===== flow/design.v =====
module top #(parameter WIDTH = 32)
(
	input				   clk,
	input				   rst,
	input 				   div_ready,
	input 				   div_datavalid_i,
	input 	   [WIDTH-1:0] div_dividend_i,
	input 	   [WIDTH-1:0] div_divisor_i,
	output reg 		 	   div_doing_o,
	output reg 		 	   div_qrvalid_o,
	output reg [WIDTH-1:0] div_quotient_o,
	output reg [WIDTH-1:0] div_remainder_o
);
reg [2*WIDTH  :0] div_remainder_r 	[WIDTH-1:0];
reg [2*WIDTH-1:0] div_divisor_r   	[WIDTH-1:0];
reg [  WIDTH-1:0] div_quotient_r  	[WIDTH-1:0];
reg               div_data_valid_r 	[WIDTH-1:0];
reg 		 	  div_qrvalid_r;
reg [WIDTH-1:0]   div_quotiento_r;
reg [WIDTH-1:0]   div_remaindero_r;
always @(posedge clk) begin
    if (rst) begin
    	div_doing_o <= 1'b0;
    end
    else if (div_qrvalid_o) begin
      	div_doing_o <= 1'b0;
    end
    else if(div_datavalid_i) begin
      	div_doing_o <= 1'b1;
    end
end
always @(posedge clk ) begin
	if (rst) begin
    	div_quotient_o 	<= 1'b0;
		div_remainder_o	<= 0;
		div_qrvalid_o	<=0;
    end
	else if (div_ready)begin
		div_quotient_o 	<= 1'b0;
		div_remainder_o	<= 0;
		div_qrvalid_o	<=0;
	end
	else if(div_qrvalid_r)begin
		div_quotient_o 	<= div_quotiento_r;
		div_remainder_o	<= div_remaindero_r;
		div_qrvalid_o	<= div_qrvalid_r;
	end
end
genvar div_m_var;
always @ (posedge clk ) begin
	if (rst) begin
		div_remainder_r	[0] <= {2*WIDTH+1{1'b0}};
		div_divisor_r  	[0] <= {2*WIDTH  {1'b0}};
		div_quotient_r 	[0] <= {  WIDTH  {1'b0}};
		div_data_valid_r[0] <=            1'b0  ;
	end else if (div_datavalid_i) begin
		if (|div_divisor_i) begin 
			div_remainder_r	[0] 	<= (div_dividend_i<<1) - (div_divisor_i<<WIDTH);
			div_divisor_r  	[0] 	<= div_divisor_i<<WIDTH;
			div_quotient_r 	[0] 	<= {  WIDTH  {1'b0}};
			div_data_valid_r[0] 	<=            1'b1  ;
		end else begin
			div_remainder_r	[0] 	<= {2*WIDTH+1{1'b0}};
			div_divisor_r  	[0] 	<= {2*WIDTH  {1'b0}};
			div_quotient_r 	[0] 	<= {  WIDTH  {1'b0}};
			div_data_valid_r[0] 	<=            1'b0  ;
		end
	end else begin
		div_remainder_r	[0]		<= {2*WIDTH+1{1'b0}};
		div_divisor_r  	[0]		<= {2*WIDTH  {1'b0}};
		div_quotient_r 	[0]		<= {  WIDTH  {1'b0}};
		div_data_valid_r[0]		<=            1'b0  ;
	end
end
generate
for (div_m_var=1;div_m_var<WIDTH;div_m_var=div_m_var+1) begin: calculate_cycle
	always @ (posedge clk ) begin
		if (rst) begin
			div_remainder_r[div_m_var] 	<= {2*WIDTH+1{1'b0}};
			div_divisor_r  [div_m_var] 	<= {2*WIDTH  {1'b0}};
			div_quotient_r [div_m_var] 	<= {  WIDTH  {1'b0}};
			div_data_valid_r[div_m_var] <=            1'b0  ;
		end else if (div_data_valid_r[div_m_var-1]) begin
			if (div_remainder_r[div_m_var-1][2*WIDTH]) begin 
				div_remainder_r[div_m_var] <= ((div_remainder_r[div_m_var-1]+div_divisor_r[div_m_var-1])<<1) - div_divisor_r[div_m_var-1];
				div_divisor_r  [div_m_var] <= div_divisor_r  [div_m_var-1];
				div_quotient_r [div_m_var] <= div_quotient_r [div_m_var-1]<<1 ;
				div_data_valid_r[div_m_var] <= div_data_valid_r[div_m_var-1];
			end else begin 
				div_remainder_r[div_m_var] <= (div_remainder_r[div_m_var-1]<<1) - div_divisor_r[div_m_var-1];
				div_divisor_r  [div_m_var] <= div_divisor_r  [div_m_var-1];
				div_quotient_r [div_m_var] <= (div_quotient_r [div_m_var-1]<<1) + 1'b1;
				div_data_valid_r[div_m_var] <= div_data_valid_r[div_m_var-1];
			end
		end else begin
			div_remainder_r[div_m_var] <= div_remainder_r[div_m_var-1];
			div_divisor_r  [div_m_var] <= div_divisor_r  [div_m_var-1];
			div_quotient_r [div_m_var] <= div_quotient_r [div_m_var-1];
			div_data_valid_r[div_m_var] <= div_data_valid_r[div_m_var-1];
		end
	end
end
endgenerate
always @ (posedge clk ) begin
	if (rst) begin
		div_remaindero_r <= {WIDTH{1'b0}};
		div_remaindero_r  <= {WIDTH{1'b0}};
		div_qrvalid_r  <=        1'b0  ;
	end else if (div_data_valid_r[WIDTH-1]) begin
		if (div_remainder_r[WIDTH-1][2*WIDTH]) begin
			div_remaindero_r <= (div_remainder_r[WIDTH-1]+div_divisor_r[WIDTH-1])>>WIDTH;
			div_quotiento_r  <= div_quotient_r [WIDTH-1]<<1;
			div_qrvalid_r  <= div_data_valid_r[WIDTH-1];
		end else begin
			div_remaindero_r <= div_remainder_r[WIDTH-1]>>WIDTH;
			div_quotiento_r  <= (div_quotient_r [WIDTH-1]<<1) + 1'b1;
			div_qrvalid_r  <= div_data_valid_r[WIDTH-1];
		end
	end else begin
			div_qrvalid_r  <= div_data_valid_r[WIDTH-1];
	end
end
endmodule

===== flow/run.sh =====
#!/bin/bash
# the make line also repeats each setting of config.mk as NAME=value (left out here)
make -C /OpenROAD-flow-scripts/flow DESIGN_CONFIG=/design/flow/config.mk WORK_HOME=/design/flow/orfs CLKGATE_MAP_FILE= finish

===== flow/config.mk =====
export PLATFORM = sky130hd
export DESIGN_NAME = top
export DESIGN_NICKNAME = top
export VERILOG_FILES = /design/flow/design.v
export SDC_FILE = /design/flow/constraint.sdc
export NUM_CORES = 4
export LEC_CHECK = 0
export ABC_AREA = 1
export CAP_MARGIN = 20
export CORE_ASPECT_RATIO = 1.37
export CORE_MARGIN = 2
export CORE_UTILIZATION = 21
export GPL_ROUTABILITY_DRIVEN = 0
export MIN_ROUTING_LAYER = met1
export PLACE_DENSITY_LB_ADDON = 0.16
export SLEW_MARGIN = 0

===== flow/constraint.sdc =====
create_clock -name core_clock -period 7.75 [get_ports {clk}]
set_input_delay 1.5500 -clock core_clock [delete_from_list [all_inputs] [get_ports {clk}]]
set_output_delay 1.5500 -clock core_clock [all_outputs]
set_load 0.01 [all_outputs]

==> results.cfg, run 1 <==
; yosys + openroad results
[run_status]
status = finished clean

[yosys]
synth-area-yosys_sq_mm = 0.234
common_cells = nand2_1, nor2_1, inv_1, o21ai_0, dfxtp_1
yosys_most_used_dff = dfxtp_1
syn_area_per_cell_sq_um = 6.32
yosysWarningCount = 5
async_reset_ff_frac = 0
ys_sh_mux = 0
fp_nets = 39117
fa_ha_area_frac = 0.112
synth.yosys.num_cells = 37000
synth_top_cell_by_area = dfxtp_1
syn_inst = 37000
logic_family = simple AND/OR/NAND/NOR gates
syn_area_sq_mm = 0.234
synth.most_common_cell = nand2_1
ys_seq_elements = 3235
xor_share = 0.0380
aoi_share = 0.184
simple_gate_share = 0.297
seq_area_frac_synth = 0.278
synth_cell_type_count = 56
synthTopCellsByArea = dfxtp_1, nand2_1, ha_1
edf_count = 32
top_cell_area_share = 0.274

[clocking]
clockRootBuffer = clkbuf_16
clk_path_buf_depth = 5
cts_buffers = 400
cts_hold_buf = 0
cts_setup_buffers = 0
cts.sinks = 3235
path_clk_slew_ns = 0.06
htreeDepth = 5
cts_resized = 0
clkLatencyLatePin_ns = 1.09
cts_tree = yes

[pwr]
pwr-share-seq = 0.422
p_seq_uw = 16900
power.internal_uw = 29400
powerDensity_mw_per_mm2 = 151
ir_drop_uv = 179
p_comb_frac = 0.086
pg_comb_uw = 3470
pg_clk_uw = 19700
p_sw_uw = 10600
p_leak_uw = 0.128
switching_share = 0.266
pwr-share-clk = 0.491
power.group.top = clock

[worst_setup_path]
cp_data_required_time_ns = 8.68
ff2ff_path_depth = 19
worstReg2RegEnd = div_remainder_r[6][60]
critPathTopFamily = AND-OR/OR-AND gates
cp.depth = 19
start_kind = flip-flop
crit_type = flip-flop to flip-flop
path_common_cell = inv_1
endpoint = div_remainder_r[6][60]
slowest_delay_ns = 0.96
cp_slowest_cell = o21ai_0
cp-end-kind = flip-flop
worst_ep_arrival_time_ns = 6.05
r2r_slack_ns = 2.63
worstPathCellList = ha_1 -> inv_1 -> fa_1 -> inv_1 -> nand3_1 -> nand2_1 -> a21oi_1 -> o21ai_0 -> a21oi_1 -> xor2_1 -> o21ai_0 -> ha_1 -> nand2_1 -> nor2_1 -> inv_1 -> nor3_1 -> nand3_1 -> a21o_1 -> a31oi_1
critical_path.max_fanout = 5
timing.rr.start = div_divisor_r[5][32]
cp-startpoint = div_divisor_r[5][32]
cp_num_buf_inv = 3

[floorplan]
io_pins = 134
fp.dieArea_sq_mm = 1.12
die_h_mm = 1.24
core_area_sq_mm = 1.11
fp_util = 0.211
chipWidth_microns = 906
rows = 453

[hold_path]
holdPathStages = 2
holdPathEnd = div_quotient_r[24][23]
hold_path.class = flip-flop to flip-flop
min_from = div_quotient_r[23][22]

[final_timing]
fin_ws_ns = 2.63
skew_ns = 0.116
tightest_slew_ns = 1.22
hold_viol_final = 0
worst_slew_margin_rel = 0.180
slew_violations = 0
grt_setup_unrepaired = no
fin_hold_ws_ns = 0.349
fin_crit_sh = 0.661
max_freq_mhz = 195
finalCriticalPeriod_ns = 5.12
fin_tns_setup_ns = 0
finalSetupViolCount = 0

[global_routing]
grt_pass1_wl_mm = 1520
grt_overflow = 0
grt_pass1_vias = 240548
grt_usage = 0.176
antenna_found_initial = 27
grt_max_degree = 219

[routing]
wl_met1_mm = 407
highest_layer = met5
wl_mm = 1040
vias = 239795
drc = 0
ant_nets = 0
drt_iter0_drc = 16672
wl_per_cell_microns = 20.0
wl_met2_mm = 539
wl_met3_mm = 37.9
dr.pass1.iters = 8
via_per_inst = 4.63

[finish]
final_nets = 38839
area_delta_synth_final_pct = 13.4
num-fill-cells = 126170
layout.area.comb_sq_mm = 0.148
flop_area_sq_mm = 0.0651

[placed_design]
portBuffers = 133
hpwl_mm = 861
dp_slack_ns = 2.87

[job]
cap_violations = 0
warnings = 57
[per-layer routing]
| layer | up-vias | track usage |
|---|---|---|
| li1 | 119886 | - |
| met1 | 112081 | 0.196 |
| met2 | 6055 | 0.339 |
| met3 | 1769 | 0.0161 |
| met4 | 4 | 0.0770 |
| met5 | - | 0 |
[cell type report]
type	count	share of cell area
diodes	8	0.0000755
repair buffers	314	0.0111
clock buffers	518	0.0420
clock inverters	184	0.00900
multi-input cells	28093	0.556
well taps	14787	0.0698
inverters	4678	0.0662
flip-flops and latches	3235	0.246
[through the flow]
step	std cells	utilization	power, uW	area (sq um)
finish	51817	0.239	40100	265000
global route	51810	0.239	41700	265000
CTS	51806	0.239	40800	265000
detailed placement	51104	0.227	20700	252000
global placement	51103	0.227	20800	252000
floorplan	37000	-	19600	234000
==> inputs of run 2 (changes only) <==
- ABC_AREA: 1 -> not set
- CORE_ASPECT_RATIO: 1.37 -> not set
- CORE_UTILIZATION: 21 -> 58
- GPL_ROUTABILITY_DRIVEN: 0 -> not set
- MIN_ROUTING_LAYER: met1 -> not set
- PLACE_DENSITY_LB_ADDON: 0.16 -> not set
- SLEW_MARGIN: 0 -> 20
- clock period: 7.75 -> 5.17 ns (I/O delays scaled with it)
==> run 2 against run 1 <==
  * The layout now fails its checks (negative setup slack)
  * Worst hold slack improved by 0.054 ns
  * Sequential power increased by about 50%
  * Fmax shrank 5.0%
  * Final area shrank 7.0%
  * Non-clock buffer count is 1806 higher
  * Global-route usage up 11 points
  * Cell count shrank 40%
  * Synthesized cell count down 34%
  * Sequential share of layout area increased by 1.9 points
  * Die size fell by 68%
  * Critical path type unchanged
  * Largest power group unchanged
==> results.cfg, run 2 <==
; yosys + openroad results
[run_status]
status = complete, but fails checks
violations = negative setup slack

[global_routing]
grt_usage = 0.291
grt_pass1_wl_mm = 882
antenna_found_initial = 8
grt_pass1_vias = 172557
grt_overflow = 0
grt_max_degree = 221

[yosys]
top_cell_area_share = 0.308
synthTopCellsByArea = dfxtp_1, ha_1, mux2i_1
edf_count = 32
seq_area_frac_synth = 0.312
syn_inst = 24528
synth.yosys.num_cells = 24528
synth-area-yosys_sq_mm = 0.208
yosys_most_used_dff = dfxtp_1
fa_ha_area_frac = 0.125
ys_sh_mux = 0.122
logic_family = AND-OR/OR-AND gates
syn_area_sq_mm = 0.208
synth_cell_type_count = 100
aoi_share = 0.172
simple_gate_share = 0.154
synth.most_common_cell = nor2_1
async_reset_ff_frac = 0
common_cells = nor2_1, dfxtp_1, ha_1, a21oi_1, mux2i_1
xor_share = 0.0689
ys_seq_elements = 3235
syn_area_per_cell_sq_um = 8.50
fp_nets = 26645
synth_top_cell_by_area = dfxtp_1
yosysWarningCount = 5

[worst_setup_path]
critPathTopFamily = AND-OR/OR-AND gates
worstReg2RegEnd = div_remainder_r[15][64]
ff2ff_path_depth = 26
endpoint = div_remainder_r[15][64]
r2r_slack_ns = -0.22
crit_type = flip-flop to flip-flop
critical_path.max_fanout = 3
cp_slowest_cell = or3b_4
worst_ep_arrival_time_ns = 6.21
path_common_cell = a21o_1
timing.rr.start = div_divisor_r[14][32]
cp_data_required_time_ns = 5.99
start_kind = flip-flop
cp_num_buf_inv = 1
cp-end-kind = flip-flop
cp-startpoint = div_divisor_r[14][32]
cp.depth = 26
slowest_delay_ns = 0.42

[floorplan]
core_area_sq_mm = 0.358
io_pins = 134
die_h_microns = 604
rows = 220
fp_util = 0.582
fp.dieArea_sq_mm = 0.364
chipWidth_microns = 604

[pwr]
p_seq_uw = 25300
p_leak_uw = 0.108
p_sw_uw = 14400
powerDensity_mw_per_mm2 = 235
pwr-share-clk = 0.448
power.group.top = clock
pwr-share-seq = 0.438
p_comb_frac = 0.115
pg_comb_uw = 6630
pg_clk_uw = 25900
power.internal_uw = 43500
ir_drop_uv = 338
switching_share = 0.248

[final_timing]
slew_violations = 0
worst_slew_margin_rel = 0.293
finalSetupViolCount = 10
fin_ws_ns = -0.223
grt_setup_unrepaired = yes
finalCriticalPeriod_ns = 5.39
fin_hold_ws_ns = 0.403
fin_crit_sh = 1.04
tightest_slew_ns = 1.06
skew_ns = 0.0516
max_freq_mhz = 185
hold_viol_final = 0

[routing]
ant_nets = 0
vias = 177169
wl_mm = 559
drc = 0
dr.pass1.iters = 7
wl_per_cell_microns = 17.9
via_per_inst = 5.68
drt_iter0_drc = 9828

[placed_design]
hpwl_mm = 433
portBuffers = 133
gp_congestion = 0.932
dp_slack_ns = -0.678

[clocking]
clk_path_buf_depth = 4
cts_tree = yes
cts_hold_buf = 0
cts.sinks = 3235
clockRootBuffer = clkbuf_16
cts_buffers = 347
clkLatencyLatePin_ns = 0.96
htreeDepth = 5
path_clk_slew_ns = 0.06

[finish]
area_delta_synth_final_pct = 18.3
final_nets = 28263

[hold_path]
hold_path.class = flip-flop to flip-flop
holdPathStages = 0
min_from = div_quotient_r[31][0]
holdPathEnd = div_quotiento_r[1]

[job]
cap_violations = 0
warnings = 52
-- run 2: cell type report --
cell class	count	area, sq um
fill	30030	112000
clock buffer	481	9830
antenna	1	2.50
clock inverter	157	2220
multi-input combinational	18787	141000
timing repair buffer	2120	16600
inverter	1655	6220
tap	4773	5970
sequential	3235	65300
-- run 2: layer usage --
metal / wire [microns] / share of wire / track usage
met1: 243000 / 0.43 / 0.360
met2: 277000 / 0.49 / 0.526
met3: 22000 / 0.039 / 0.0337
met4: 17600 / 0.032 / 0.0893
met5: 20 / 0.000036 / 0
-- run 2: what timing repair did --
action,4_1_cts,5_1_grt
endpoints found under the hold margin,0,0
setup endpoints to repair,158,276
pin swaps,276,772
gates resized,424,1101
setup buffers,126,152
-- run 2: metrics by stage --
step                area [sq um]  power [uW]  std cells  utilization  setup TNS, ns
floorplan                 209000       30300      24528            -        -0.0422
global placement          226000       31800      30306        0.631         -13.98
detailed placement        226000       31900      30306        0.631         -22.30
CTS                       241000       57900      31068        0.671         -0.516
global route              247000       60000      31209        0.688          -7.60
finish                    247000       57900      31209        0.688         -0.791
==> inputs of run 3 (changes only) <==
- ABC_AREA: not set -> 0
- CORE_ASPECT_RATIO: not set -> 1.37
- CORE_UTILIZATION: 58 -> 68
- GPL_ROUTABILITY_DRIVEN: not set -> 0
- MIN_ROUTING_LAYER: not set -> met1
- PLACE_DENSITY_LB_ADDON: not set -> 0.16
- SETUP_SLACK_MARGIN: not set -> 0.74
- SLEW_MARGIN: 20 -> 0
- clock period: 5.17 -> 5.09 ns (I/O delays scaled with it)
==> run 3 against run 2 <==
  * Still fails the layout checks on negative setup slack
  * Utilization increased by 15 points
  * Total power grew 2.3%
  * Synthesized cell count stayed put
  * Area after synthesis unchanged
  * Clock power fell by 2%
  * Worst setup slack got worse by 0.76 ns
  * Critical path depth stayed put
  * Critical endpoint is now div_remainder_r[20][64]
  * Largest cell class unchanged
  * Largest power group is now registers
==> results.cfg, run 3 <==
; yosys + openroad results
[yosys]
seq_area_frac_synth = 0.312
synth.yosys.num_cells = 24528
synth.most_common_cell = nor2_1
syn_area_per_cell_sq_um = 8.50
simple_gate_share = 0.154
yosys_most_used_dff = dfxtp_1
syn_area_sq_mm = 0.208
common_cells = nor2_1, dfxtp_1, ha_1, a21oi_1, mux2i_1
ys_seq_elements = 3235
xor_share = 0.0689
synth_cell_type_count = 100
async_reset_ff_frac = 0
fa_ha_area_frac = 0.125
logic_family = AND-OR/OR-AND gates
yosysWarningCount = 5
fp_nets = 26645
aoi_share = 0.172
ys_sh_mux = 0.122
top_cell_area_share = 0.308
synth_top_cell_by_area = dfxtp_1
synth-area-yosys_sq_mm = 0.208
syn_inst = 24528
synthTopCellsByArea = dfxtp_1, ha_1, mux2i_1
edf_count = 32

[global_routing]
grt_pass1_vias = 199820
grt_overflow = 0
grt_use_met1 = 0.344
grt_pass1_wl_mm = 1020
antenna_found_initial = 67
busiest_layer = met2
grt_max_degree = 188
use_met2 = 0.730
grtUsageMet3 = 0.105
grt_usage = 0.403

[hold_path]
min_from = div_quotient_r[31][4]
holdPathEnd = div_quotiento_r[5]
hold_path.class = flip-flop to flip-flop
holdPathStages = 0

[worst_setup_path]
cp-end-kind = flip-flop
ff2ff_path_depth = 26
start_kind = flip-flop
cp.depth = 26
endpoint = div_remainder_r[20][64]
cp-startpoint = div_remainder_r[19][33]
timing.rr.start = div_remainder_r[19][33]
worst_ep_arrival_time_ns = 6.96
worstReg2RegEnd = div_remainder_r[20][64]
cp_num_buf_inv = 2
crit_type = flip-flop to flip-flop
critical_path.max_fanout = 3
path_common_cell = a21o_1
slowest_delay_ns = 0.64
critPathTopFamily = AND-OR/OR-AND gates
cp_data_required_time_ns = 5.98
cp_slowest_cell = o31ai_4
r2r_slack_ns = -0.98

[pwr]
ir_drop_uv = 303
powerDensity_mw_per_mm2 = 230
pg_clk_uw = 25400
pwr-share-clk = 0.429
power.group.top = registers
p_leak_uw = 0.112
p_sw_uw = 15100
p_comb_frac = 0.135
pg_comb_uw = 8020
p_seq_uw = 25700
switching_share = 0.256
pwr-share-seq = 0.435
power.internal_uw = 44000

[final_timing]
skew_ns = 0.113
tightest_slew_ns = 1.39
fin_tns_setup_ns = -23.79
fin_crit_sh = 1.19
grt_setup_unrepaired = yes
finalSetupViolCount = 96
fin_ws_ns = -0.979
finalCriticalPeriod_ns = 6.07
hold_viol_final = 0
max_freq_mhz = 165
worst_slew_margin_rel = 0.0446
slew_violations = 0

[clocking]
path_clk_slew_ns = 0.07
cts.sinks = 3235
clk_path_buf_depth = 4
clockRootBuffer = clkbuf_16
cts_hold_buf = 0
cts_tree = yes
clkLatencyLatePin_ns = 0.98
cts_buffers = 323
htreeDepth = 5

[job]
cap_violations = 0
warnings = 70

[placed_design]
dp_slack_ns = -0.621
hpwl_mm = 470
portBuffers = 133

[floorplan]
die_h_microns = 652
fp.dieArea_sq_mm = 0.311
io_pins = 134
fp_util = 0.682
rows = 238
core_area_sq_mm = 0.306
chipWidth_microns = 477

[run_status]
status = complete, but fails checks
violations = negative setup slack

[routing]
wl_per_cell_microns = 22.5
drc = 0
wl_mm = 702
dr.pass1.iters = 14
drt_iter0_drc = 17106
ant_nets = 0
via_per_inst = 6.44
vias = 200787

[finish]
num-fill-cells = 16362
final_nets = 28900
area_delta_synth_final_pct = 23.3
run 3: layer usage:
metal  share of wire  routed length, microns
met1            0.31                  216000
met2            0.48                  339000
met3           0.082                   57200
met4            0.13                   89500
met5         0.00054                     379
run 3: layout make-up:
type | instances | area [sq um] | share of cell area
clock inverter | 148 | 1860 | 0.00723
multi-input combinational | 18787 | 146000 | 0.570
tap | 4080 | 5100 | 0.0199
clock buffer | 437 | 9370 | 0.0364
sequential | 3235 | 65400 | 0.254
antenna | 69 | 173 | 0.000672
timing repair buffer | 2781 | 22500 | 0.0876
inverter | 1655 | 6240 | 0.0243
run 3: repair_timing:
item | CTS | global route
resized | 1281 | 1214
setup endpoints to repair | 508 | 607
setup buffers | 363 | 210
pin swaps | 1025 | 972
run 3: metrics by stage:
step	util	total power [uW]	hold slack (ns)	cells	instance area, sq um
after detailed placement	0.751	32500	0.389	29962	230000
final	0.840	59200	0.400	31192	257000
after floorplan	-	30800	0.386	24528	210000
after CTS	0.816	58200	0.397	30910	250000
after global placement	0.751	32300	0.387	29960	230000
after global routing	0.840	60700	0.399	31135	257000
==> inputs of run 4 (changes only) <==
- ABC_AREA: 0 -> 1
- CORE_ASPECT_RATIO: 1.37 -> 1.21
- CORE_MARGIN: 2 -> 6
- CORE_UTILIZATION: 68 -> 67
- CTS_CLUSTER_SIZE: not set -> 54
- GPL_ROUTABILITY_DRIVEN: 0 -> not set
- GPL_TIMING_DRIVEN: not set -> 0
- MIN_ROUTING_LAYER: met1 -> met2
- PLACE_DENSITY_LB_ADDON: 0.16 -> 0.26
- SETUP_SLACK_MARGIN: 0.74 -> -0.63
- SLEW_MARGIN: 0 -> 20
- clock period: 5.09 -> 6.45 ns (I/O delays scaled with it)
==> run 4 against run 3 <==
  * The run now fails in global routing (5_1_grt)
  * Synthesized cell count is 51% higher
  * Area after synthesis is 12% higher
  * Die size is 17% higher
==> results.cfg, run 4 <==
; implementation run metrics
[run_status]
status = aborted with a tool error
flow.stopped_at = global routing (5_1_grt)
error = [ERROR GRT-0116] Global routing finished with congestion. Check the congestion regions in the DRC Viewer.

[yosys]
aoi_share = 0.184
xor_share = 0.0380
fa_ha_area_frac = 0.112
synth.most_common_cell = nand2_1
yosysWarningCount = 5
syn_inst = 37000
async_reset_ff_frac = 0
fp_nets = 39117
seq_area_frac_synth = 0.278
logic_family = simple AND/OR/NAND/NOR gates
syn_area_sq_mm = 0.234
edf_count = 32
synth.yosys.num_cells = 37000
synthTopCellsByArea = dfxtp_1, nand2_1, ha_1
synth-area-yosys_sq_mm = 0.234
synth_cell_type_count = 56
ys_sh_mux = 0
ys_seq_elements = 3235
synth_top_cell_by_area = dfxtp_1
common_cells = nand2_1, nor2_1, inv_1, o21ai_0, dfxtp_1
yosys_most_used_dff = dfxtp_1
top_cell_area_share = 0.274
simple_gate_share = 0.297
syn_area_per_cell_sq_um = 6.32

[clocking]
cts_buffers = 315
cts_resized = 0
clockRootBuffer = clkbuf_16
cts.sinks = 3235
clk_path_buf_depth = 4
htreeDepth = 5
cts_setup_buffers = 0
cts_hold_buf = 0

[floorplan]
die_h_microns = 662
fp_util = 0.674
io_pins = 134
fp.dieArea_sq_mm = 0.364
chipWidth_microns = 549
rows = 238
core_area_sq_mm = 0.347

[placed_design]
dp_cells = 41718
gp_congestion = 1.56
portBuffers = 133
dp_slack_ns = 1.44
hpwl_mm = 702

[global_routing]
grt_usage = 0.793
grt_overflow = 1282
run 4: per-layer routing:
layer  overflow  track usage
met1          -            -
met2        244        0.833
met3        673        0.855
met4        230        0.660
met5        135        0.567
run 4: per-stage QoR:
stage / TNS, ns / instance area, sq um
after CTS: 0 / 253000
after global placement: -38.32 / 241000
after floorplan: 0 / 234000
after detailed placement: 0 / 242000
==> inputs of run 5 (changes only) <==
- ABC_AREA: 1 -> 0
- CELL_PAD_IN_SITES_DETAIL_PLACEMENT: not set -> 2
- CELL_PAD_IN_SITES_GLOBAL_PLACEMENT: not set -> 1
- CORE_ASPECT_RATIO: 1.21 -> 1.37
- CORE_MARGIN: 6 -> 2
- CORE_UTILIZATION: 67 -> 20
- CTS_CLUSTER_SIZE: 54 -> not set
- GPL_ROUTABILITY_DRIVEN: not set -> 0
- GPL_TIMING_DRIVEN: 0 -> 1
- MAX_ROUTING_LAYER: not set -> met5
- MIN_ROUTING_LAYER: met2 -> met1
- PLACE_DENSITY_LB_ADDON: 0.26 -> 0.16
- SETUP_SLACK_MARGIN: -0.63 -> not set
- SLEW_MARGIN: 20 -> 0
- TNS_END_PERCENT: not set -> 65
- clock period: 6.45 -> 7.75 ns (I/O delays scaled with it)
==> run 5 against run 4 <==
  * The run now finishes clean
  * Die size rose to 2.9 times the previous value
  * Area after synthesis fell by 11%
  * Synthesized cell count down 34%
==> results.cfg, run 5 <==
; yosys + openroad results
[worst_setup_path]
slowest_delay_ns = 0.51
cp_num_buf_inv = 2
r2r_slack_ns = 0.43
timing.rr.start = div_divisor_r[18][32]
ff2ff_path_depth = 28
worst_ep_arrival_time_ns = 8.22
cp-startpoint = div_divisor_r[18][32]
cp_slowest_cell = o2bb2ai_1
worstReg2RegEnd = div_remainder_r[19][64]
start_kind = flip-flop
endpoint = div_remainder_r[19][64]
critical_path.max_fanout = 3
cp_data_required_time_ns = 8.65
critPathTopFamily = AND-OR/OR-AND gates
crit_type = flip-flop to flip-flop
cp-end-kind = flip-flop
cp.depth = 28
path_common_cell = nand2_1

[routing]
dr.pass1.iters = 5
drc = 0
wl_mm = 815
drt_iter0_drc = 4381
vias = 175525
wl_per_cell_microns = 21.0
via_per_inst = 4.52
ant_nets = 0

[yosys]
yosysWarningCount = 5
syn_inst = 24528
fa_ha_area_frac = 0.125
syn_area_per_cell_sq_um = 8.50
edf_count = 32
async_reset_ff_frac = 0
synth-area-yosys_sq_mm = 0.208
synth.most_common_cell = nor2_1
top_cell_area_share = 0.308
fp_nets = 26645
common_cells = nor2_1, dfxtp_1, ha_1, a21oi_1, mux2i_1
ys_sh_mux = 0.122
aoi_share = 0.172
synth.yosys.num_cells = 24528
yosys_most_used_dff = dfxtp_1
logic_family = AND-OR/OR-AND gates
seq_area_frac_synth = 0.312
syn_area_sq_mm = 0.208
ys_seq_elements = 3235
synth_top_cell_by_area = dfxtp_1
synth_cell_type_count = 100
synthTopCellsByArea = dfxtp_1, ha_1, mux2i_1
simple_gate_share = 0.154
xor_share = 0.0689

[final_timing]
finalCriticalPeriod_ns = 7.32
tightest_slew_ns = 1.16
fin_ws_ns = 0.429
fin_crit_sh = 0.945
slew_violations = 0
fin_tns_setup_ns = 0
hold_viol_final = 0
worst_slew_margin_rel = 0.206
max_freq_mhz = 137
finalSetupViolCount = 0
grt_setup_unrepaired = no
skew_ns = 0.114

[pwr]
pwr-share-clk = 0.502
p_leak_uw = 0.0999
p_seq_uw = 16900
pg_clk_uw = 21200
switching_share = 0.263
p_comb_frac = 0.098
powerDensity_mw_per_mm2 = 175
power.internal_uw = 31100
ir_drop_uv = 179
power.group.top = clock
p_sw_uw = 11100
pg_comb_uw = 4120
pwr-share-seq = 0.401
p_total_uw = 42300

[finish]
num-fill-cells = 119400
final_core_util = 0.232
layout.cells.non_filler = 38797
final_nets = 26636
area_delta_synth_final_pct = 15.9

[job]
cap_violations = 0
warnings = 41

[global_routing]
grtUsageMet3 = 0.0138
use_met2 = 0.328
busiest_layer = met2
grt_max_degree = 165
antenna_found_initial = 37
grt_usage = 0.150
grt_pass1_vias = 200758
grt_overflow = 0
grt_pass1_wl_mm = 1220
grt_use_met1 = 0.128

[hold_path]
holdPathStages = 0
hold_path.class = flip-flop to flip-flop
min_from = div_quotient_r[31][28]
holdPathEnd = div_quotiento_r[29]

[floorplan]
io_pins = 134
rows = 439
die_h_mm = 1.20
chipWidth_microns = 876
fp.dieArea_sq_mm = 1.05
fp_util = 0.200
core_area_sq_mm = 1.04

[placed_design]
dp_slack_ns = 0.346
dp_cells = 37985
hpwl_mm = 681
portBuffers = 133

[run_status]
status = finished clean

[clocking]
path_clk_slew_ns = 0.06
htreeDepth = 5
cts_resized = 0
clkLatencyLatePin_ns = 1.03
cts_hold_buf = 0
clockRootBuffer = clkbuf_16
cts.sinks = 3235
cts_buffers = 423
cts_tree = yes
clk_path_buf_depth = 4
cts_setup_buffers = 0
[run 5: layout make-up]
cell class	count	area [sq um]	area share
multi-input combinational	18787	134000	0.555
sequential	3235	65200	0.270
tap	13891	17400	0.0719
clock buffer	579	12100	0.0501
inverter	1655	6220	0.0257
timing repair buffer	417	3690	0.0153
clock inverter	208	2980	0.0123
antenna	25	62.6	0.000259
[run 5: stage by stage]
stage / area [sq um] / hold slack (ns)
floorplan: 208000 / 0.386
global placement: 226000 / 0.390
detailed placement: 227000 / 0.392
CTS: 242000 / 0.407
global route: 242000 / 0.410
finish: 242000 / 0.406
[run 5: routing by layer]
layer | part of all wire | routed length, microns | vias to the layer above
met5 | 0 | 0 | -
met4 | 0.065 | 52900 | 0
met3 | 0.021 | 17300 | 1343
met2 | 0.59 | 482000 | 1674
met1 | 0.32 | 263000 | 86831
li1 | - | - | 85677
==> inputs of run 6 (changes only) <==
- ABC_AREA: 0 -> 1
- CELL_PAD_IN_SITES_DETAIL_PLACEMENT: 2 -> not set
- CELL_PAD_IN_SITES_GLOBAL_PLACEMENT: 1 -> not set
- CORE_UTILIZATION: 20 -> 68
- CTS_CLUSTER_DIAMETER: not set -> 52
- GPL_TIMING_DRIVEN: 1 -> not set
- MAX_ROUTING_LAYER: met5 -> not set
- SETUP_SLACK_MARGIN: not set -> 1.51
- TNS_END_PERCENT: 65 -> not set
- clock period: 7.75 -> 5.09 ns (I/O delays scaled with it)
==> run 6 against run 5 <==
  * The flow now stops in global routing (5_1_grt)
  * Synthesized cell count increased by 51%
  * Die size decreased by 67%
  * Area after synthesis increased by 12%
==> results.cfg, run 6 <==
; implementation run metrics
[yosys]
syn_area_per_cell_sq_um = 6.32
edf_count = 32
fa_ha_area_frac = 0.112
seq_area_frac_synth = 0.278
common_cells = nand2_1, nor2_1, inv_1, o21ai_0, dfxtp_1
syn_inst = 37000
syn_area_sq_mm = 0.234
synth_top_cell_by_area = dfxtp_1
yosysWarningCount = 5
synthTopCellsByArea = dfxtp_1, nand2_1, ha_1
yosys_most_used_dff = dfxtp_1
xor_share = 0.0380
logic_family = simple AND/OR/NAND/NOR gates
aoi_share = 0.184
fp_nets = 39117
ys_sh_mux = 0
ys_seq_elements = 3235
top_cell_area_share = 0.274
synth.yosys.num_cells = 37000
async_reset_ff_frac = 0
synth_cell_type_count = 56
simple_gate_share = 0.297
synth.most_common_cell = nand2_1
synth-area-yosys_sq_mm = 0.234

[run_status]
error = [ERROR GRT-0232] Routing congestion too high. Check the congestion heatmap in the GUI.
flow.stopped_at = global routing (5_1_grt)
status = aborted with a tool error

[floorplan]
fp_util = 0.682
core_area_sq_mm = 0.343
fp.dieArea_sq_mm = 0.349
die_h_microns = 691
rows = 252
chipWidth_microns = 505
io_pins = 134

[clocking]
clk_path_buf_depth = 4
clockRootBuffer = clkbuf_16
cts.sinks = 3235
cts_hold_buf = 0
cts_buffers = 343
htreeDepth = 5

[placed_design]
hpwl_mm = 645
dp_cells = 40891
portBuffers = 133

[global_routing]
grt_overflow = 3414
grt_usage = 0.829
==> run 6: metrics by stage <==
step / total power, uW / instance area, sq um / setup slack [ns]
after detailed placement: 31100 / 239000 / 0.781
after global placement: 31000 / 239000 / 0.802
after floorplan: 29800 / 234000 / 1.52
after CTS: 57600 / 261000 / 1.33
==> run 6: repair_timing <==
action	in CTS
resized	2015
pin swaps	525
setup buffers	356
endpoints found under the setup margin	635
==> run 6: metal layers <==
| layer | overflow | track usage |
|---|---|---|
| met5 | 33 | 0.525 |
| met4 | 1121 | 0.840 |
| met3 | 250 | 0.737 |
| met2 | 1819 | 0.949 |
| met1 | 191 | 0.807 |
==> inputs of run 7 (changes only) <==
- ABC_AREA: 1 -> 0
- CORE_ASPECT_RATIO: 1.37 -> not set
- CORE_UTILIZATION: 68 -> 72
- CTS_CLUSTER_DIAMETER: 52 -> not set
- GPL_ROUTABILITY_DRIVEN: 0 -> not set
- HOLD_SLACK_MARGIN: not set -> -0.08
- MIN_ROUTING_LAYER: met1 -> not set
- PLACE_DENSITY: not set -> 0.95
- PLACE_DENSITY_LB_ADDON: 0.16 -> not set
- SETUP_SLACK_MARGIN: 1.51 -> not set
- SLEW_MARGIN: 0 -> 20
- TNS_END_PERCENT: not set -> 5
- clock period: 5.09 -> 3.72 ns (I/O delays scaled with it)
==> run 7 against run 6 <==
  * The run fails in clock tree synthesis (4_1_cts)
  * Area after synthesis is 11% lower
  * Synthesized cell count is 34% lower
  * Die size is 16% lower
==> results.cfg, run 7 <==
; implementation run metrics
[yosys]
synth.yosys.num_cells = 24528
ys_sh_mux = 0.122
syn_inst = 24528
syn_area_sq_mm = 0.208
yosysWarningCount = 5
ys_seq_elements = 3235
common_cells = nor2_1, dfxtp_1, ha_1, a21oi_1, mux2i_1
logic_family = AND-OR/OR-AND gates
xor_share = 0.0689
synth-area-yosys_sq_mm = 0.208
fa_ha_area_frac = 0.125
fp_nets = 26645
synth_top_cell_by_area = dfxtp_1
synthTopCellsByArea = dfxtp_1, ha_1, mux2i_1
async_reset_ff_frac = 0
aoi_share = 0.172
synth.most_common_cell = nor2_1
yosys_most_used_dff = dfxtp_1
synth_cell_type_count = 100
seq_area_frac_synth = 0.312
top_cell_area_share = 0.308
edf_count = 32
simple_gate_share = 0.154
syn_area_per_cell_sq_um = 8.50

[placed_design]
portBuffers = 133
dp_cells = 33073
gp_congestion = 0.997
dp_slack_ns = -2.64
hpwl_mm = 725

[floorplan]
fp_util = 0.724
die_h_microns = 542
chipWidth_microns = 542
io_pins = 134
fp.dieArea_sq_mm = 0.294
rows = 197
core_area_sq_mm = 0.288

[run_status]
flow.stopped_at = clock tree synthesis (4_1_cts)
status = aborted with a tool error
error = [ERROR DPL-0033] detailed placement checks failed during check placement.
## run 7: stage by stage
step	cell area, sq um	hold slack, ns
2_1_floorplan	210000	0.386
3_3_place_gp	255000	0.386
3_5_place_dp	255000	0.389
==> inputs of run 8 (changes only) <==
- ABC_AREA: 0 -> not set
- CORE_UTILIZATION: 72 -> 57
- HOLD_SLACK_MARGIN: -0.08 -> 0.29
- PLACE_DENSITY: 0.95 -> not set
- SETUP_SLACK_MARGIN: not set -> 0.48
- TNS_END_PERCENT: 5 -> not set
- clock period: 3.72 -> 2.83 ns (I/O delays scaled with it)
==> run 8 against run 7 <==
  * The layout now fails its checks (negative setup slack)
  * Die size rose by 26%
  * Area after synthesis did not move
  * Synthesized cell count did not move
==> results.cfg, run 8 <==
; yosys + openroad results
[run_status]
status = complete, but fails checks
violations = negative setup slack

[worst_setup_path]
cp.depth = 26
critPathTopFamily = AND-OR/OR-AND gates
crit_type = flip-flop to flip-flop
ff2ff_path_depth = 26
cp_data_required_time_ns = 3.70
endpoint = div_remainder_r[14][64]
worstReg2RegEnd = div_remainder_r[14][64]
cp_slowest_cell = or4b_1
path_common_cell = o21a_1
r2r_slack_ns = -2.51
worst_ep_arrival_time_ns = 6.21
cp-startpoint = div_remainder_r[13][32]
cp-end-kind = flip-flop
timing.rr.start = div_remainder_r[13][32]
slowest_delay_ns = 0.52
cp_num_buf_inv = 1
start_kind = flip-flop
critical_path.max_fanout = 4

[final_timing]
max_freq_mhz = 187
grt_setup_unrepaired = yes
tightest_slew_ns = 1.17
fin_ws_ns = -2.51
worst_slew_margin_rel = 0.219
fin_hold_ws_ns = 0.368
hold_viol_final = 0
fin_crit_sh = 1.89
finalSetupViolCount = 861
fin_tns_setup_ns = -1182.33
finalCriticalPeriod_ns = 5.34
skew_ns = 0.0574
slew_violations = 0

[pwr]
p_sw_uw = 27800
pg_clk_uw = 48300
p_comb_frac = 0.146
p_leak_uw = 0.138
pg_comb_uw = 16100
pwr-share-clk = 0.437
ir_drop_uv = 933
powerDensity_mw_per_mm2 = 373
power.group.top = clock
pwr-share-seq = 0.417
switching_share = 0.251
p_seq_uw = 46200
power.internal_uw = 82800

[yosys]
logic_family = AND-OR/OR-AND gates
yosys_most_used_dff = dfxtp_1
synth_top_cell_by_area = dfxtp_1
synth.yosys.num_cells = 24528
syn_inst = 24528
xor_share = 0.0689
simple_gate_share = 0.154
synthTopCellsByArea = dfxtp_1, ha_1, mux2i_1
syn_area_per_cell_sq_um = 8.50
top_cell_area_share = 0.308
synth.most_common_cell = nor2_1
synth-area-yosys_sq_mm = 0.208
fp_nets = 26645
synth_cell_type_count = 100
async_reset_ff_frac = 0
fa_ha_area_frac = 0.125
syn_area_sq_mm = 0.208
edf_count = 32
yosysWarningCount = 5
common_cells = nor2_1, dfxtp_1, ha_1, a21oi_1, mux2i_1
ys_sh_mux = 0.122
ys_seq_elements = 3235
aoi_share = 0.172
seq_area_frac_synth = 0.312

[routing]
via_per_inst = 5.51
wl_per_cell_microns = 17.7
vias = 203151
drt_iter0_drc = 10778
wl_mm = 653
drc = 0
ant_nets = 0
dr.pass1.iters = 6

[floorplan]
chipWidth_microns = 609
core_area_sq_mm = 0.365
fp_util = 0.571
fp.dieArea_sq_mm = 0.371
rows = 222
io_pins = 134
die_h_microns = 609

[finish]
layout.area.comb_sq_mm = 0.146
final_nets = 33891
num-fill-cells = 24110
area_delta_synth_final_pct = 42.1
design_area_sq_mm = 0.296
flop_area_sq_mm = 0.0654

[clocking]
cts_tree = yes
cts.sinks = 3235
clockRootBuffer = clkbuf_16
cts_buffers = 347
clk_path_buf_depth = 4
path_clk_slew_ns = 0.06
clkLatencyLatePin_ns = 0.97
htreeDepth = 5

[global_routing]
grt_usage = 0.330
grt_pass1_vias = 203623
grt_overflow = 0
grt_max_degree = 145
grt_pass1_wl_mm = 1020
antenna_found_initial = 13

[placed_design]
hpwl_mm = 495
postPlaceCellArea_sq_mm = 0.272
gp_congestion = 0.959
portBuffers = 133

[hold_path]
holdPathStages = 3
min_from = div_divisor_i[8]
hold_path.class = primary input to flip-flop
holdPathEnd = div_divisor_r[0][40]

[job]
cap_violations = 0
warnings = 47
## run 8: repair_timing
| action | in CTS | in global routing |
|---|---|---|
| endpoints found under the setup margin | 1007 | 1081 |
| pin swaps | 737 | 821 |
| hold buffers | 51 | 0 |
| gates cloned | 0 | 0 |
| buffers inserted | 273 | 196 |
| endpoints found under the hold margin | 403 | 0 |
| gates resized | 821 | 954 |
## run 8: layout make-up
cell class              count  share of cell area
inverters                1655              0.0210
well taps                4816              0.0203
clock inverters           166             0.00737
diodes                      2           0.0000169
clock buffers             473              0.0338
repair buffers           7748               0.203
multi-input cells       18787               0.494
flip-flops and latches   3235               0.221
## run 8: layer usage
layer,GRT usage,part of all wire
met1,0.383,0.41
met2,0.606,0.50
met3,0.0374,0.041
met4,0.150,0.050
met5,0,0.00014
## run 8: through the flow
step / setup WS [ns] / util / power (uW) / instances
final: -2.51 / 0.812 / 111000 / 36882
after global routing: -2.83 / 0.812 / 114000 / 36881
after CTS: -2.45 / 0.795 / 110000 / 36684
after detailed placement: -2.60 / 0.744 / 60800 / 35721
after global placement: -2.53 / 0.744 / 60500 / 35721
after floorplan: -2.27 / - / 55700 / 24528
==> inputs of run 9 (changes only) <==
- CORE_UTILIZATION: 57 -> 68
- CTS_CLUSTER_SIZE: not set -> 38
- HOLD_SLACK_MARGIN: 0.29 -> 0.3
- SETUP_SLACK_MARGIN: 0.48 -> not set
- TNS_END_PERCENT: not set -> 70
- clock period: 2.83 -> 4.22 ns (I/O delays scaled with it)
==> run 9 against run 8 <==
  * The flow now stops in global routing (5_1_grt)
  * Area after synthesis did not move
  * Synthesized cell count unchanged
  * Die size decreased by 16%
==> results.cfg, run 9 <==
; implementation run metrics
[yosys]
syn_inst = 24528
synth-area-yosys_sq_mm = 0.208
synth_top_cell_by_area = dfxtp_1
xor_share = 0.0689
yosys_most_used_dff = dfxtp_1
syn_area_sq_mm = 0.208
seq_area_frac_synth = 0.312
syn_area_per_cell_sq_um = 8.50
yosysWarningCount = 5
async_reset_ff_frac = 0
synth_cell_type_count = 100
synth.most_common_cell = nor2_1
synthTopCellsByArea = dfxtp_1, ha_1, mux2i_1
fp_nets = 26645
aoi_share = 0.172
synth.yosys.num_cells = 24528
common_cells = nor2_1, dfxtp_1, ha_1, a21oi_1, mux2i_1
ys_sh_mux = 0.122
ys_seq_elements = 3235
logic_family = AND-OR/OR-AND gates
simple_gate_share = 0.154
edf_count = 32
fa_ha_area_frac = 0.125
top_cell_area_share = 0.308

[floorplan]
fp.dieArea_sq_mm = 0.311
fp_util = 0.682
chipWidth_microns = 558
core_area_sq_mm = 0.306
die_h_microns = 558
io_pins = 134
rows = 203

[run_status]
error = [ERROR GRT-0232] Routing congestion too high. Check the congestion heatmap in the GUI.
status = aborted with a tool error
flow.stopped_at = global routing (5_1_grt)

[placed_design]
hpwl_mm = 476
gp_congestion = 0.966
dp_slack_ns = -1.27
portBuffers = 133

[global_routing]
grt_overflow = 1395
grt_usage = 0.718

[clocking]
cts_hold_buf = 0
htreeDepth = 5
clk_path_buf_depth = 4
clockRootBuffer = clkbuf_16
cts.sinks = 3235
cts_buffers = 338
[run 9: routing by layer]
layer | GRT overflow | GRT usage
met5 | 12 | 0.338
met4 | 449 | 0.711
met3 | 177 | 0.539
met2 | 598 | 0.902
met1 | 159 | 0.712
[run 9: metrics by stage]
step,power [uW],cells,util,instance area (sq um),hold WS [ns]
4_1_cts,72100,33494,0.886,271000,0.404
3_5_place_dp,40300,32522,0.822,251000,0.389
3_3_place_gp,40100,32522,0.822,251000,0.386
2_1_floorplan,37300,24528,-,213000,0.386
[run 9: what timing repair did]
| item | 4_1_cts |
|---|---|
| gates resized | 1153 |
| setup buffers | 409 |
| pin swaps | 1017 |
| setup endpoints to repair | 567 |
==> inputs of run 10 (changes only) <==
- CELL_PAD_IN_SITES_DETAIL_PLACEMENT: not set -> 1
- CORE_ASPECT_RATIO: not set -> 1.65
- CORE_UTILIZATION: 68 -> 40
- CTS_CLUSTER_DIAMETER: not set -> 256
- CTS_CLUSTER_SIZE: 38 -> not set
- GPL_ROUTABILITY_DRIVEN: not set -> 0
- HOLD_SLACK_MARGIN: 0.3 -> not set
- MIN_ROUTING_LAYER: not set -> met1
- TNS_END_PERCENT: 70 -> 65
- clock period: 4.22 -> 7.5 ns (I/O delays scaled with it)
==> run 10 against run 9 <==
  * The run now finishes clean
  * Area after synthesis unchanged
  * Die size up 69%
  * Synthesized cell count unchanged
==> results.cfg, run 10 <==
; yosys + openroad results
[run_status]
status = finished clean

[floorplan]
io_pins = 134
chipWidth_microns = 566
die_h_microns = 931
fp_util = 0.401
fp.dieArea_sq_mm = 0.527
core_area_sq_mm = 0.519
rows = 340

[yosys]
ys_sh_mux = 0.122
synthTopCellsByArea = dfxtp_1, ha_1, mux2i_1
edf_count = 32
syn_area_sq_mm = 0.208
syn_inst = 24528
synth-area-yosys_sq_mm = 0.208
syn_area_per_cell_sq_um = 8.50
xor_share = 0.0689
async_reset_ff_frac = 0
synth_top_cell_by_area = dfxtp_1
synth.yosys.num_cells = 24528
synth_cell_type_count = 100
logic_family = AND-OR/OR-AND gates
yosysWarningCount = 5
seq_area_frac_synth = 0.312
simple_gate_share = 0.154
yosys_most_used_dff = dfxtp_1
top_cell_area_share = 0.308
fp_nets = 26645
fa_ha_area_frac = 0.125
synth.most_common_cell = nor2_1
aoi_share = 0.172
ys_seq_elements = 3235
common_cells = nor2_1, dfxtp_1, ha_1, a21oi_1, mux2i_1

[pwr]
pwr-share-seq = 0.449
pwr-share-clk = 0.447
ir_drop_uv = 200
p_leak_uw = 0.0974
power.internal_uw = 29000
p_comb_frac = 0.104
power.group.top = registers
p_seq_uw = 17500
pg_clk_uw = 17400
powerDensity_mw_per_mm2 = 171
p_sw_uw = 9930
pg_comb_uw = 4040
switching_share = 0.255

[clocking]
path_clk_slew_ns = 0.06
cts_setup_buffers = 0
cts_hold_buf = 0
cts.sinks = 3235
clk_path_buf_depth = 4
cts_resized = 0
htreeDepth = 5
clkLatencyLatePin_ns = 1.05
cts_buffers = 328
clockRootBuffer = clkbuf_16
cts_tree = yes

[hold_path]
hold_path.class = flip-flop to flip-flop
holdPathStages = 0
min_from = div_quotient_r[31][13]
holdPathEnd = div_quotiento_r[14]

[routing]
dr.pass1.iters = 6
vias = 179152
ant_nets = 0
drc = 0
wl_mm = 682
wl_per_cell_microns = 21.7
drt_iter0_drc = 6579
via_per_inst = 5.70

[finish]
final_nets = 26400
layout.cells.non_filler = 31414
num-fill-cells = 61385
area_delta_synth_final_pct = 9.38

[worst_setup_path]
cp.depth = 21
slowest_delay_ns = 0.96
crit_type = flip-flop to flip-flop
cp_num_buf_inv = 1
cp-startpoint = div_remainder_r[7][34]
endpoint = div_remainder_r[8][57]
timing.rr.start = div_remainder_r[7][34]
cp_data_required_time_ns = 8.33
ff2ff_path_depth = 21
cp_slowest_cell = o21ai_0
cp-end-kind = flip-flop
critical_path.max_fanout = 5
start_kind = flip-flop
worstPathCellList = ha_1 -> o21ai_0 -> o211ai_1 -> a41oi_1 -> inv_1 -> a21oi_1 -> o31ai_1 -> xor2_1 -> mux2_2 -> ha_1 -> a21o_1 -> a21o_1 -> a21oi_1 -> o22ai_1 -> a2111oi_1 -> nor2_1 -> o21a_1 -> o21ai_1 -> a21boi_0 -> and4b_1 -> or4_1
r2r_slack_ns = 0.78
worstReg2RegEnd = div_remainder_r[8][57]
critPathTopFamily = AND-OR/OR-AND gates
worst_ep_arrival_time_ns = 7.55

[final_timing]
finalCriticalPeriod_ns = 6.72
skew_ns = 0.113
finalSetupViolCount = 0
max_freq_mhz = 149
hold_viol_final = 0
grt_setup_unrepaired = no
fin_crit_sh = 0.895
worst_slew_margin_rel = 0.174
tightest_slew_ns = 1.23
slew_violations = 0
fin_tns_setup_ns = 0

[placed_design]
portBuffers = 133
dp_cells = 30791
hpwl_mm = 542

[global_routing]
grt_pass1_wl_mm = 1050
grt_pass1_vias = 196351
antenna_found_initial = 31
grt_usage = 0.251
grt_max_degree = 197
grt_overflow = 0

[job]
warnings = 66
cap_violations = 0
-- run 10: area by class of cell --
| class | instances | area (sq um) | area share |
|---|---|---|---|
| Multi-Input combinational cell | 18787 | 134000 | 0.588 |
| Sequential cell | 3235 | 65200 | 0.286 |
| Clock buffer | 446 | 9500 | 0.0416 |
| Tap cell | 6840 | 8560 | 0.0375 |
| Inverter | 1655 | 6220 | 0.0273 |
| Timing Repair Buffer | 276 | 2590 | 0.0114 |
| Clock inverter | 147 | 1870 | 0.00820 |
| Antenna cell | 28 | 70.1 | 0.000307 |
-- run 10: layer usage --
metal,GRT usage,vias to the layer above,share of wire
met2,0.504,4039,0.55
met4,0.259,16,0.12
li1,-,85257,-
met3,0.0368,3098,0.031
met5,0,-,0.00016
met1,0.195,86742,0.31
-- run 10: through the flow --
step / hold slack (ns) / setup WS (ns) / utilization / instance area, sq um / total power, uW
after floorplan: 0.386 / 1.98 / - / 208000 / 20900
after global placement: 0.385 / 0.886 / 0.417 / 217000 / 21700
after detailed placement: 0.390 / 1.10 / 0.417 / 217000 / 21800
after CTS: 0.405 / 0.994 / 0.439 / 228000 / 39200
after global routing: 0.413 / 0.465 / 0.439 / 228000 / 40300
final: 0.404 / 0.784 / 0.439 / 228000 / 38900
==> inputs of run 11 (changes only) <==
- ABC_AREA: not set -> 1
- CELL_PAD_IN_SITES_DETAIL_PLACEMENT: 1 -> not set
- CELL_PAD_IN_SITES_GLOBAL_PLACEMENT: not set -> 1
- CORE_ASPECT_RATIO: 1.65 -> not set
- CORE_UTILIZATION: 40 -> 51
- CTS_CLUSTER_DIAMETER: 256 -> 102
- PLACE_DENSITY_LB_ADDON: not set -> 0.04
- SLEW_MARGIN: 20 -> 35
- TNS_END_PERCENT: 65 -> not set
- clock period: 7.5 -> 9.63 ns (I/O delays scaled with it)
==> run 11 against run 10 <==
  * Non-clock buffer count is 13 lower
  * Via count is 34% higher
  * Sequential cell count is the same
  * Synthesized cell count grew 51%
  * Global-route usage rose by 8.7 points
  * Fmax increased by 42%
  * First-iteration DRC count rose to 3.5 times the previous value
  * Critical path depth rose by 4
  * Sequential share of layout area fell by 2.8 points
  * Sequential power decreased by 22%
  * Worst hold slack got worse by 0.0014 ns
  * Largest cell class unchanged
==> results.cfg, run 11 <==
; yosys + openroad results
[pwr]
pwr-share-seq = 0.444
p_seq_uw = 13600
powerDensity_mw_per_mm2 = 121
switching_share = 0.260
p_comb_frac = 0.087
pg_clk_uw = 14400
ir_drop_uv = 187
p_sw_uw = 7990
power.group.top = clock
pwr-share-clk = 0.469
pg_comb_uw = 2670
p_leak_uw = 0.127
p_total_uw = 30700
power.internal_uw = 22700

[worst_setup_path]
cp-startpoint = div_divisor_r[9][32]
ff2ff_path_depth = 25
worstReg2RegEnd = div_remainder_r[10][61]
cp_num_buf_inv = 3
slowest_delay_ns = 0.47
timing.rr.start = div_divisor_r[9][32]
critPathTopFamily = simple AND/OR/NAND/NOR gates
cp-end-kind = flip-flop
endpoint = div_remainder_r[10][61]
path_common_cell = nand2_1
cp.depth = 25
worst_ep_arrival_time_ns = 5.61
r2r_slack_ns = 4.89
critical_path.max_fanout = 5
crit_type = flip-flop to flip-flop
cp_slowest_cell = o21ai_1
start_kind = flip-flop
cp_data_required_time_ns = 10.51

[clocking]
clockRootBuffer = clkbuf_16
cts_hold_buf = 0
cts_tree = yes
clkLatencyLatePin_ns = 1.05
htreeDepth = 5
cts_setup_buffers = 0
cts_resized = 0
cts_buffers = 360
cts.sinks = 3235
path_clk_slew_ns = 0.06
clk_path_buf_depth = 4

[global_routing]
grt_overflow = 0
grt_usage = 0.338
grt_max_degree = 229
antenna_found_initial = 10
grt_pass1_wl_mm = 1270
grt_pass1_vias = 225853

[yosys]
logic_family = simple AND/OR/NAND/NOR gates
syn_area_sq_mm = 0.234
yosys_most_used_dff = dfxtp_1
async_reset_ff_frac = 0
synth.most_common_cell = nand2_1
top_cell_area_share = 0.274
ys_seq_elements = 3235
fa_ha_area_frac = 0.112
synthTopCellsByArea = dfxtp_1, nand2_1, ha_1
synth.yosys.num_cells = 37000
ys_sh_mux = 0
syn_area_per_cell_sq_um = 6.32
syn_inst = 37000
edf_count = 32
synth_cell_type_count = 56
synth-area-yosys_sq_mm = 0.234
yosysWarningCount = 5
common_cells = nand2_1, nor2_1, inv_1, o21ai_0, dfxtp_1
fp_nets = 39117
synth_top_cell_by_area = dfxtp_1
xor_share = 0.0380
aoi_share = 0.184
seq_area_frac_synth = 0.278
simple_gate_share = 0.297

[hold_path]
hold_path.class = flip-flop to flip-flop
min_from = div_quotient_r[31][19]
holdPathStages = 0
holdPathEnd = div_quotiento_r[20]

[routing]
vias = 240720
dr.pass1.iters = 7
ant_nets = 0
wl_mm = 816
drt_iter0_drc = 22842
via_per_inst = 5.59
drc = 0
wl_per_cell_microns = 19.0

[final_timing]
finalCriticalPeriod_ns = 4.74
hold_viol_final = 0
worst_slew_margin_rel = 0.300
finalSetupViolCount = 0
fin_hold_ws_ns = 0.402
max_freq_mhz = 211
fin_crit_sh = 0.492
skew_ns = 0.0905
fin_tns_setup_ns = 0
slew_violations = 0
grt_setup_unrepaired = no
tightest_slew_ns = 1.05

[finish]
area_delta_synth_final_pct = 8.09
final_nets = 38748
layout.cells.non_filler = 43052

[floorplan]
rows = 248
fp_util = 0.513
fp.dieArea_sq_mm = 0.464
io_pins = 134
core_area_sq_mm = 0.456
chipWidth_microns = 681
die_h_microns = 681

[job]
cap_violations = 0
warnings = 71

[placed_design]
hpwl_mm = 659
portBuffers = 133
dp_cells = 42391

[run_status]
status = finished clean
[run 11: per-stage QoR]
stage	cell area, sq um	util	setup slack (ns)
floorplan	234000	-	5.15
global placement	240000	0.527	4.27
detailed placement	240000	0.527	4.36
CTS	253000	0.554	5.07
global route	253000	0.554	4.62
finish	253000	0.554	4.89
[run 11: area by class of cell]
class | count | area (sq um)
fillers | 46615 | 204000
multi-input cells | 28093 | 148000
flip-flops and latches | 3235 | 65100
inverters | 4678 | 17600
clock buffers | 480 | 10200
well taps | 6125 | 7660
repair buffers | 263 | 2550
clock inverters | 174 | 2170
diodes | 4 | 10.0
[run 11: layer usage]
layer / track usage / vias to the layer above / wire length [microns]
li1: - / 119760 / -
met2: 0.545 / 8937 / 358000
met5: 0 / - / 57
met4: 0.113 / 8 / 30900
met3: 0.0506 / 1651 / 63100
met1: 0.460 / 110364 / 364000
==> inputs of run 12 (changes only) <==
- ABC_AREA: 1 -> not set
- CELL_PAD_IN_SITES_DETAIL_PLACEMENT: not set -> 2
- CELL_PAD_IN_SITES_GLOBAL_PLACEMENT: 1 -> 0
- CORE_UTILIZATION: 51 -> 36
- CTS_CLUSTER_DIAMETER: 102 -> 152
- GPL_ROUTABILITY_DRIVEN: 0 -> not set
- MAX_ROUTING_LAYER: not set -> met4
- MIN_ROUTING_LAYER: met1 -> met2
- PLACE_DENSITY_LB_ADDON: 0.04 -> 0.15
- SLEW_MARGIN: 35 -> 5
- TNS_END_PERCENT: not set -> 90
- clock period: 9.63 -> 6.35 ns (I/O delays scaled with it)
==> run 12 against run 11 <==
  * Total power grew 62%
  * Global-route usage grew 5.0 points
  * Cell count shrank 24%
  * Sequential cell count is the same
  * First-iteration DRC count grew 34%
  * Clock skew shrank 0.033 ns
  * Largest power group unchanged
==> results.cfg, run 12 <==
; yosys + openroad results
[worst_setup_path]
crit_type = flip-flop to flip-flop
critical_path.max_fanout = 4
cp_slowest_cell = a2111oi_1
path_common_cell = a21o_1
cp_num_buf_inv = 3
start_kind = flip-flop
cp_data_required_time_ns = 7.28
cp-startpoint = div_remainder_r[12][32]
r2r_slack_ns = 0.27
critPathTopFamily = AND-OR/OR-AND gates
cp-end-kind = flip-flop
timing.rr.start = div_remainder_r[12][32]
endpoint = div_remainder_r[13][64]
ff2ff_path_depth = 27
cp.depth = 27
slowest_delay_ns = 0.44
worst_ep_arrival_time_ns = 7.01
worstReg2RegEnd = div_remainder_r[13][64]

[final_timing]
grt_setup_unrepaired = yes
fin_ws_ns = 0.274
finalCriticalPeriod_ns = 6.08
fin_hold_ws_ns = 0.400
tightest_slew_ns = 1.29
finalSetupViolCount = 0
fin_crit_sh = 0.957
hold_viol_final = 0
max_freq_mhz = 165
skew_ns = 0.0576
worst_slew_margin_rel = 0.133
slew_violations = 0
fin_tns_setup_ns = 0

[floorplan]
fp.dieArea_sq_mm = 0.585
fp_util = 0.361
io_pins = 134
core_area_sq_mm = 0.577
chipWidth_microns = 765
die_h_microns = 765
rows = 279

[yosys]
synth.yosys.num_cells = 24528
async_reset_ff_frac = 0
yosysWarningCount = 5
common_cells = nor2_1, dfxtp_1, ha_1, a21oi_1, mux2i_1
synth_cell_type_count = 100
ys_sh_mux = 0.122
fa_ha_area_frac = 0.125
syn_inst = 24528
simple_gate_share = 0.154
synthTopCellsByArea = dfxtp_1, ha_1, mux2i_1
logic_family = AND-OR/OR-AND gates
yosys_most_used_dff = dfxtp_1
aoi_share = 0.172
xor_share = 0.0689
synth_top_cell_by_area = dfxtp_1
ys_seq_elements = 3235
edf_count = 32
syn_area_per_cell_sq_um = 8.50
top_cell_area_share = 0.308
synth-area-yosys_sq_mm = 0.208
fp_nets = 26645
syn_area_sq_mm = 0.208
seq_area_frac_synth = 0.312
synth.most_common_cell = nor2_1

[global_routing]
grt_usage = 0.388
grt_pass1_wl_mm = 1150
grt_overflow = 0
antenna_found_initial = 0
grt_pass1_vias = 289431
grt_max_degree = 217

[job]
cap_violations = 0
warnings = 76

[pwr]
power.group.top = clock
p_comb_frac = 0.104
p_leak_uw = 0.0992
ir_drop_uv = 238
powerDensity_mw_per_mm2 = 214
p_sw_uw = 13400
pwr-share-clk = 0.481
p_seq_uw = 20600
pwr-share-seq = 0.414
switching_share = 0.269
power.internal_uw = 36400
pg_clk_uw = 24000
p_total_uw = 49800
pg_comb_uw = 5190

[clocking]
cts_hold_buf = 0
clockRootBuffer = clkbuf_16
clk_path_buf_depth = 4
cts_buffers = 388
cts.sinks = 3235
cts_tree = yes
clkLatencyLatePin_ns = 1.09
path_clk_slew_ns = 0.06
htreeDepth = 5

[finish]
num-fill-cells = 64025
layout.cells.non_filler = 32550
final_nets = 26580
layout.area.comb_sq_mm = 0.135
area_delta_synth_final_pct = 11.8
flop_area_sq_mm = 0.0652

[routing]
vias = 246953
dr.pass1.iters = 8
drc = 0
ant_nets = 0
wl_per_cell_microns = 23.0
wl_mm = 748
via_per_inst = 7.59
drt_iter0_drc = 30717

[placed_design]
dp_cells = 31777
hpwl_mm = 571
portBuffers = 133
dp_slack_ns = -0.132
gp_congestion = 0.966

[hold_path]
min_from = div_quotient_r[31][14]
holdPathStages = 0
holdPathEnd = div_quotiento_r[15]
hold_path.class = flip-flop to flip-flop

[run_status]
status = finished clean
run 12: metal layers:
metal	global-route usage	vias to the layer above	wire, microns
met4	0.0475	0	43500
met1	-	85119	0
met2	0.485	72234	412000
li1	-	84948	-
met5	-	-	0
met3	0.468	4652	293000
run 12: what timing repair did:
action,CTS,global route
buffers inserted,0,11
gates resized,3,205
endpoints found under the hold margin,0,0
pin swaps,0,26
endpoints found under the setup margin,2,130
cloned,0,0
run 12: final cells by class:
type / count / area share
diodes: 36 / 0.000386
clock buffers: 535 / 0.0481
clock inverters: 179 / 0.0102
inverters: 1655 / 0.0267
multi-input cells: 18787 / 0.578
flip-flops and latches: 3235 / 0.280
well taps: 7727 / 0.0415
repair buffers: 396 / 0.0153
run 12: metrics by stage:
step	utilization	cell area (sq um)
finish	0.404	233000
global route	0.404	233000
CTS	0.402	232000
detailed placement	0.379	218000
global placement	0.379	218000
floorplan	-	208000
No activity file was given, so power comes from the tool's default toggle rates.
